job 2742:
==> flow/design.v <==
`timescale 1ns/100ps
module conv(
           input Aclk,
           input rst,
           input [7:0] Xin,
           input [7:0] Kin,
           output reg [7:0] Rout,
           output reg result_done
       );
reg [7:0] pattern [9-1:0];
reg [4:0] daddr;
wire pattern_done;
reg [7:0] kernel [4-1:0];
reg [4:0] kaddr;
wire kernel_done;
reg [7:0] result [4-1:0];
reg [4:0] out_cnt;
integer i;
assign pattern_done = (daddr-1>=9) ? 1'd1 : 1'd0;
always@(posedge Aclk)
begin
    if(rst)
    begin
        for(i=0;i<9;i=i+1)
        begin
            pattern[i] <= 7'd0;
        end
        daddr <= 5'd1;   
    end
    else
    begin
        if(pattern_done)
        begin
            pattern[daddr] <= pattern[daddr];
            daddr <= daddr;
        end
        else
        begin
            pattern[daddr-1] <= Xin;
            daddr <= daddr + 5'd1;
        end
    end
end
assign kernel_done = (kaddr-1>=4) ? 1'd1 : 1'd0;
always@(posedge Aclk)
begin
    if(rst)
    begin
        for(i=0;i<4;i=i+1)
        begin
            kernel[i] <= 7'd0;
        end
        kaddr <= 5'd1;
    end
    else
    begin
        if(kernel_done)
        begin
            kernel[kaddr] <= kernel[kaddr];
            kaddr <= kaddr;
        end
        else
        begin
            kernel[kaddr-1] <= Kin;
            kaddr <= kaddr + 5'd1;
        end
    end
end
always@(*)
begin
    if(rst)
    begin
        for(i=0;i<4;i=i+1)
        begin
            result[i] = 7'd0;
        end
    end
    else
    begin
        if(pattern_done & kernel_done)
        begin
            result[0] = pattern[0]*kernel[0] + pattern[1]*kernel[1] + pattern[3]*kernel[2] + pattern[4]*kernel[3];
            result[1] = pattern[1]*kernel[0] + pattern[2]*kernel[1] + pattern[4]*kernel[2] + pattern[5]*kernel[3];
            result[2] = pattern[3]*kernel[0] + pattern[4]*kernel[1] + pattern[6]*kernel[2] + pattern[7]*kernel[3];
            result[3] = pattern[4]*kernel[0] + pattern[5]*kernel[1] + pattern[7]*kernel[2] + pattern[8]*kernel[3];
        end
        else
        begin
            for(i=0;i<4;i=i+1)
            begin
                result[i] = 7'd0;
            end
        end
    end
end
always@(posedge Aclk)
begin
    if(rst)
    begin
        result_done <= 1'd0;
    end
    else
    begin
        if(pattern_done & kernel_done)
        begin
            result_done <= 1'd1;
        end
        else
        begin
            result_done <= result_done;
        end
    end
end
always@(posedge Aclk)
begin
    if(rst)
    begin
        Rout <= 7'd0;
        out_cnt <= 5'd1;
    end
    else
    begin
        if(pattern_done & kernel_done)
        begin
            out_cnt <= out_cnt + 5'd1;
            Rout <= result[out_cnt-1];
        end
        else
        begin
            out_cnt <= 5'd1;
            Rout <= 5'd0;
        end
    end
end
endmodule
Settings: LEC_CHECK=0, CAP_MARGIN=20, CORE_MARGIN=2, CORE_UTILIZATION=72, CTS_CLUSTER_SIZE=51, PLACE_DENSITY_LB_ADDON=0.0, SETUP_SLACK_MARGIN=1.83, SLEW_MARGIN=20, TNS_END_PERCENT=65; clock period 6.5 ns.
run.sh (not shown) runs the stock make flow with config.mk's settings and CLKGATE_MAP_FILE=.
STATUS run=job 2742 STAGES=ALL_DONE FINAL_CHECKS=FAILED CAUSE=setup timing
#### Input delta (job 2949 over job 2742)
Settings: SETUP_SLACK_MARGIN: 1.83 -> unset; CORE_UTILIZATION: 72 -> 63; PLACE_DENSITY_LB_ADDON: 0.0 -> unset; TNS_END_PERCENT: 65 -> unset; CTS_CLUSTER_SIZE: 51 -> unset; the clock period (ns, I/O delays scaled along): 6.5 -> 4.36.
Notes after the runs:
- Run comparison: job 2949 timing startpoint of the critical path kernel[0][4]$_SDFFCE_PN0P_; job 2742 timing startpoint of the critical path pattern[4][1]$_SDFFCE_PN0P_
- No crash in job 2949: every stage finished, but the layout fails its final checks due to setup timing.
- Job 2949 vs. job 2742: netlist area before placement saw little to no change, area inside the core boundary now larger, number of inserted filler cells in the final layout higher.
--- input diff job 2949..job 1223 ---
Settings: a change of CORE_UTILIZATION from 63 to 40; a change of the clock period (ns, I/O delays scaled along) from 4.36 to 10.0.
Findings:
- Cmp job 1223 vs job 2949: final design area excluding fillers lower in job 1223
- Job 2949 reports its standard cell with the maximum stage delay on the critical path as fa_1 while job 1223 reports edfxtp_1.
- Job 2949 finished all stages; however, its layout fails the closing checks, the failures being setup timing.
- Looking at the reports, job 1223 completed the entire flow and the layout it produced met the timing, DRC and antenna checks.
- Reported for job 2949 and job 1223, post-synth design cell area turned out identical to the last digit.
- On job 1223: relative area of non-clock buffer cells in the final design is 8.5 points lower than what job 2949 gave.

---

## v33
RTL: the design.v shown in full above, as it stands there.
export LEC_CHECK = 0
export CAP_MARGIN = 15
export CELL_PAD_IN_SITES_DETAIL_PLACEMENT = 1
export CORE_ASPECT_RATIO = 1.85
export CORE_MARGIN = 2
export CORE_UTILIZATION = 57
export CTS_CLUSTER_DIAMETER = 345
export CTS_CLUSTER_SIZE = 14
export GPL_ROUTABILITY_DRIVEN = 0
export GPL_TIMING_DRIVEN = 0
export HOLD_SLACK_MARGIN = 0.15
export MIN_ROUTING_LAYER = met1
export SETUP_SLACK_MARGIN = -0.57
export SLEW_MARGIN = 20
export TNS_END_PERCENT = 15
create_clock -name core_clock -period 8.99 [get_ports {Aclk}]
The layout from v33, despite a flow that completed every stage, fails the layout checks, with the failing checks listed as setup timing.
Setup changes, v33 to v28
Settings: a deleted SETUP_SLACK_MARGIN that had been -0.57; a change of CAP_MARGIN from 15 to 20; a deleted CORE_ASPECT_RATIO that had been 1.85; a deleted GPL_ROUTABILITY_DRIVEN that had been 0; a deleted TNS_END_PERCENT that had been 15; a change of CORE_UTILIZATION from 57 to 59; a deleted HOLD_SLACK_MARGIN that had been 0.15; a deleted CELL_PAD_IN_SITES_DETAIL_PLACEMENT that had been 1; a deleted CTS_CLUSTER_DIAMETER that had been 345; a deleted CTS_CLUSTER_SIZE that had been 14; a deleted MIN_ROUTING_LAYER that had been met1; a deleted GPL_TIMING_DRIVEN that had been 0; a change of the clock period (ns, I/O delays scaled along) from 8.99 to 5.12.
Findings:
- What v28 reported for depth of the critical timing path with buffers and inverters included has to be multiplied by 1.3 to get the figure for v33.
- Relative to v33, worst path arrival time decreased by 2.33 ns in v28.
- The hold slack number comes out lower for v28 vs v33.
- Compared with v33, in v28 final wirelength went down; total global-route track usage went down 5.5 points.
- v28 finished every stage; the final checks, however, were not passed, the failures being setup timing.

---

Starts from the design.v that is shown in full above.
Settings: LEC_CHECK=0, ABC_AREA=0, CAP_MARGIN=30, CELL_PAD_IN_SITES_GLOBAL_PLACEMENT=3, CORE_ASPECT_RATIO=1.35, CORE_MARGIN=2, CORE_UTILIZATION=51, GPL_ROUTABILITY_DRIVEN=1, MIN_ROUTING_LAYER=met1, SLEW_MARGIN=20; clock period 10.0 ns.
Edit:
Settings changed: CAP_MARGIN 30 to 25, CELL_PAD_IN_SITES_GLOBAL_PLACEMENT 3 to unset, CORE_ASPECT_RATIO 1.35 to unset, CORE_UTILIZATION 51 to 21, GPL_ROUTABILITY_DRIVEN 1 to 0, MIN_ROUTING_LAYER met1 to unset.
=> The new run completed without violations. Final cell count goes up by 29%. Die area climbs by 140%. Via count barely changes.
Edit:
Settings changed: ABC_AREA 0 to unset, CAP_MARGIN 25 to 20, CORE_UTILIZATION 21 to 69, CTS_CLUSTER_DIAMETER set to 368, CTS_CLUSTER_SIZE set to 100, GPL_ROUTABILITY_DRIVEN 0 to unset, TNS_END_PERCENT set to 20.
The new run went through all stages and came out clean. Cell area came out lower by about 5%. Cell count shrinks by about 27%. Wire length falls by about 6%.
Edit:
Settings changed: CORE_ASPECT_RATIO set to 0.5, CORE_UTILIZATION 69 to 46, CTS_CLUSTER_DIAMETER 368 to 230, HOLD_SLACK_MARGIN set to 0.15, PLACE_DENSITY_LB_ADDON set to 0.3, TNS_END_PERCENT 20 to 10.
Core utilization goes down by 24 points; final area climbs by about 0.7%.
Edit:
Settings changed: CORE_ASPECT_RATIO 0.5 to 1.37, CORE_UTILIZATION 46 to 69, CTS_CLUSTER_DIAMETER 230 to 252, HOLD_SLACK_MARGIN 0.15 to unset, PLACE_DENSITY_LB_ADDON 0.3 to unset, SETUP_SLACK_MARGIN set to -0.96, TNS_END_PERCENT 10 to 25.
What happened: The changed run ran to the end with no violations. First-iteration DRC count came out lower by 16%. Die area came out lower by about 33%. Routed wire length decreases by about 3.6%. Global-route usage came out higher by 12 points. Cell area decreases by about 1.3%. Non-clock buffer count is lower by 4. Worst setup slack improved by 0.19 ns. Clock-buffer cell count is lower by 2. Via count went up by 2.1%. Worst hold slack gets worse by 0.0074 ns.

---

Setup of run A:
// conv: RTL as listed in full above, without the edits since
make LEC_CHECK=0 CAP_MARGIN=0 CORE_ASPECT_RATIO=0.89 CORE_MARGIN=2 CORE_UTILIZATION=72 CTS_CLUSTER_DIAMETER=260 CTS_CLUSTER_SIZE=48 GPL_ROUTABILITY_DRIVEN=0 GPL_TIMING_DRIVEN=1 HOLD_SLACK_MARGIN=-0.07 MIN_ROUTING_LAYER=met1 PLACE_DENSITY_LB_ADDON=0.0 SETUP_SLACK_MARGIN=1.67 SLEW_MARGIN=20 TNS_END_PERCENT=50 finish   # period 5.69 ns
Completing all stages was not enough for run A: its layout failed the final checks because of setup timing.
Input-level comparison between run B and run A:
- SETUP_SLACK_MARGIN changed from 1.67 to 1.89
- CAP_MARGIN changed from 0 to 20
- GPL_TIMING_DRIVEN removed (was 1)
- TNS_END_PERCENT changed from 50 to 40
- CTS_CLUSTER_DIAMETER removed (was 260)
- GPL_ROUTABILITY_DRIVEN removed (was 0)
- CORE_ASPECT_RATIO removed (was 0.89)
- HOLD_SLACK_MARGIN removed (was -0.07)
- CTS_CLUSTER_SIZE changed from 48 to 77
- MIN_ROUTING_LAYER removed (was met1)
- the clock period (ns, I/O delays scaled along) changed from 5.69 to 6.55
==> comparison <==
To summarise run B: no stage aborted, but the layout did not pass its checks, failing on setup timing. Global-route usage: run B vs run A down 0.69 points. Re smallest setup slack after layout: run A was lower than run B. Summary of run B over run A: count of clock-buffer cells in the layout higher; utilization after layout lower; wire length saw little to no change.
Edits applied to the flow inputs when going from run B to run C:
- SETUP_SLACK_MARGIN removed (was 1.89)
- ABC_AREA newly set to 1
- TNS_END_PERCENT removed (was 40)
- CORE_UTILIZATION changed from 72 to 58
- PLACE_DENSITY_LB_ADDON removed (was 0.0)
- CTS_CLUSTER_SIZE removed (was 77)
- the clock period (ns, I/O delays scaled along) changed from 6.55 to 8.23
Notes after the runs:
Of run B and run C, only run C finishes the flow clean.
The layout from run B, despite a flow that completed every stage, fails the layout checks, with the failing checks listed as setup timing.
Going from run B to run C, setup slack has increased, minimum clock period after layout increased by 770 ps relative to the old numbers, final cell count up 29%, final cell utilization of the core went down by 22 points.
## Diff of input files: run D against run C
- removing ABC_AREA (formerly 1)
- changing CORE_UTILIZATION from 58 to 40
- changing the clock period (ns, I/O delays scaled along) from 8.23 to 7.85
### Flow results
Diff run C and run D: total placed cells including tap cells lower in run D. Run D vs run C — sequential element share of the synthesized area rose 1.2 points. Compared with run C, in run D routed wire length per instance rose 2.4 um; number of non-clock inverters fell 486; area after synthesis fell 7.2%; number of antenna violations at the first check in global routing fell 1; post-synthesis compound-gate area fraction about even. Looking only at actual slew at the worst max-slew pin, and setting everything else aside, the higher value of run C and run D goes to run C.

---

Starts from the design.v that is shown in full above.
clock: 6.5 ns
lec_check: 0
cap_margin: 0
core_aspect_ratio: 0.92
core_margin: 2
core_utilization: 72
cts_cluster_size: 81
place_density_lb_addon: 0.0
setup_slack_margin: 1.83
slew_margin: 20
tns_end_percent: 65
The starting point produced a layout that fails on setup timing.
Rerun with:
CAP_MARGIN = 20   (was 0)
CORE_ASPECT_RATIO = not set   (was 0.92)
CTS_CLUSTER_SIZE = not set   (was 81)
PLACE_DENSITY = 0.4   (was not set)
PLACE_DENSITY_LB_ADDON = not set   (was 0.0)
SETUP_SLACK_MARGIN = not set   (was 1.83)
TNS_END_PERCENT = 15   (was 65)
clock period = 5.62 ns   (was 6.5 ns; I/O delays follow)
=> The changed run finished but fails on setup timing; via count grows by 2.9%; maximum frequency shrinks by 2.3%; hold slack is worse by 0.019 ns; non-clock buffer count grows by 63; wire length grows by 2.9%; core utilization grows by 1.5 points; cell area grows by 0.87%; clock-buffer cell count stays the same; area after synthesis stays the same; worst setup slack is worse by 1.0 ns.
Rerun with:
CORE_UTILIZATION = 26   (was 72)
PLACE_DENSITY = not set   (was 0.4)
TNS_END_PERCENT = not set   (was 15)
clock period = 15.1 ns   (was 5.62 ns; I/O delays follow)
With this change the flow finished with timing, DRC and antenna clean.
Setup slack gains 8.8 ns.
Routed wire length is lower by 4.3%.
Via count decreases by 11%.
Hold slack degrades by 0.013 ns.
Fmax shrinks by 8.9%.
Area after synthesis does not change.
Sequential share of layout area went up by 0.69 points.
Utilization came out lower by 56 points.
Count of clock-buffer cells in the layout is unchanged.
Rerun with:
CORE_UTILIZATION = 63   (was 26)
clock period = 7.85 ns   (was 15.1 ns; I/O delays follow)
Die area fell by 58%.
Area after synthesis does not change.
Setup slack got worse by 7.1 ns.
Sequential share of layout area rises by 0.33 points.
Cell count shrinks by 18%.

---

== P ==
// conv: RTL as listed in full above, without the edits since
clock: 10.0 ns
lec_check: 0
cap_margin: 25
core_margin: 10
core_utilization: 40
max_routing_layer: met4
slew_margin: 20
--- input diff P..Q ---
diff --git a/flow/config.mk b/flow/config.mk
--- a/flow/config.mk
+++ b/flow/config.mk
@@ -7,6 +7,9 @@
 export LEC_CHECK = 0
-export CAP_MARGIN = 25
-export CORE_MARGIN = 10
-export CORE_UTILIZATION = 40
-export MAX_ROUTING_LAYER = met4
+export CAP_MARGIN = 20
+export CORE_MARGIN = 2
+export CORE_UTILIZATION = 69
+export CTS_CLUSTER_DIAMETER = 252
+export CTS_CLUSTER_SIZE = 100
+export HOLD_SLACK_MARGIN = 0.27
 export SLEW_MARGIN = 20
+export TNS_END_PERCENT = 10
Notes after the runs:
Compared with P, Q shows a proportion of cell area spent on the clock network that is 0.19 points higher. Re met3 wire length: P and Q aren't equal, and the lower value belongs to P. Utilization: lower on P. Compared with P, in Q met1 usage in global routing rose by 23 points, depth of the most critical reg-to-reg path decreased by 1 relative to the old numbers, number of vias per cell after detailed routing saw an increase. The higher first-pass GRT wire length of P and Q is in P. What P reported for routed wire length has to be multiplied by 0.928 to get the figure for Q. Of P and Q, the lower final critical path time including I/O delays and setup belongs to Q.
The following lists how R was set up differently from Q:
==> flow/config.mk <==
export PLATFORM = sky130hd
export DESIGN_NAME = conv
export DESIGN_NICKNAME = conv
export VERILOG_FILES = /design/flow/design.v
export SDC_FILE = /design/flow/constraint.sdc
export NUM_CORES = 4
export LEC_CHECK = 0
export ABC_AREA = 1
export CAP_MARGIN = 20
export CORE_MARGIN = 2
export CORE_UTILIZATION = 21
export SLEW_MARGIN = 20
==> results <==
R ends up with a initial core utilization that is 49 points lower than in Q. Relative to Q, share of the clock period used by the worst path after layout has decreased by 1.6 points in R. R reports its start point of the critical path as kernel[3][3]$_DFFE_PP_ while Q reports kernel[0][3]$_SDFFCE_PN0P_. Taking Q as the reference, in R area growth from synthesis to layout picked up an extra 4.5 points; routed wire length up 22%; final-layout fill cell count higher. Compared with Q, R shows a lower post-synthesis sequential area ratio. In R relative to Q, count of non-CTS buffers in the layout had gone up by a little under 10%. Diff Q -> R | final critical-path required period | decrease of 0.16 ns. A top routing layer in use of met4 is what Q shows, while met5 belongs to R.
Modified inputs, S compared to R
diff --git a/flow/config.mk b/flow/config.mk
--- a/flow/config.mk
+++ b/flow/config.mk
@@ -7,6 +7,9 @@
 export LEC_CHECK = 0
-export ABC_AREA = 1
 export CAP_MARGIN = 20
 export CORE_MARGIN = 2
-export CORE_UTILIZATION = 21
+export CORE_UTILIZATION = 69
+export CTS_CLUSTER_DIAMETER = 230
+export CTS_CLUSTER_SIZE = 100
+export HOLD_SLACK_MARGIN = 0.27
 export SLEW_MARGIN = 20
+export TNS_END_PERCENT = 5
## What came out
Delta (S minus R): cell count down 1872; sequential share of layout area went up; final worst slack fell 0.16 ns.
Inputs modified between S and T:
==> flow/config.mk <==
export PLATFORM = sky130hd
export DESIGN_NAME = conv
export DESIGN_NICKNAME = conv
export VERILOG_FILES = /design/flow/design.v
export SDC_FILE = /design/flow/constraint.sdc
export NUM_CORES = 4
export LEC_CHECK = 0
export ABC_AREA = 0
export CAP_MARGIN = 25
export CORE_ASPECT_RATIO = 1.35
export CORE_MARGIN = 2
export CORE_UTILIZATION = 51
export GPL_ROUTABILITY_DRIVEN = 1
export MIN_ROUTING_LAYER = met2
export SLEW_MARGIN = 20
- Compared with S, critical path depth in T increased by a few percent.
- Compared T vs S, and register-to-register slack is down in T.
- [T] layout filler cell count rose 1428 relative to S
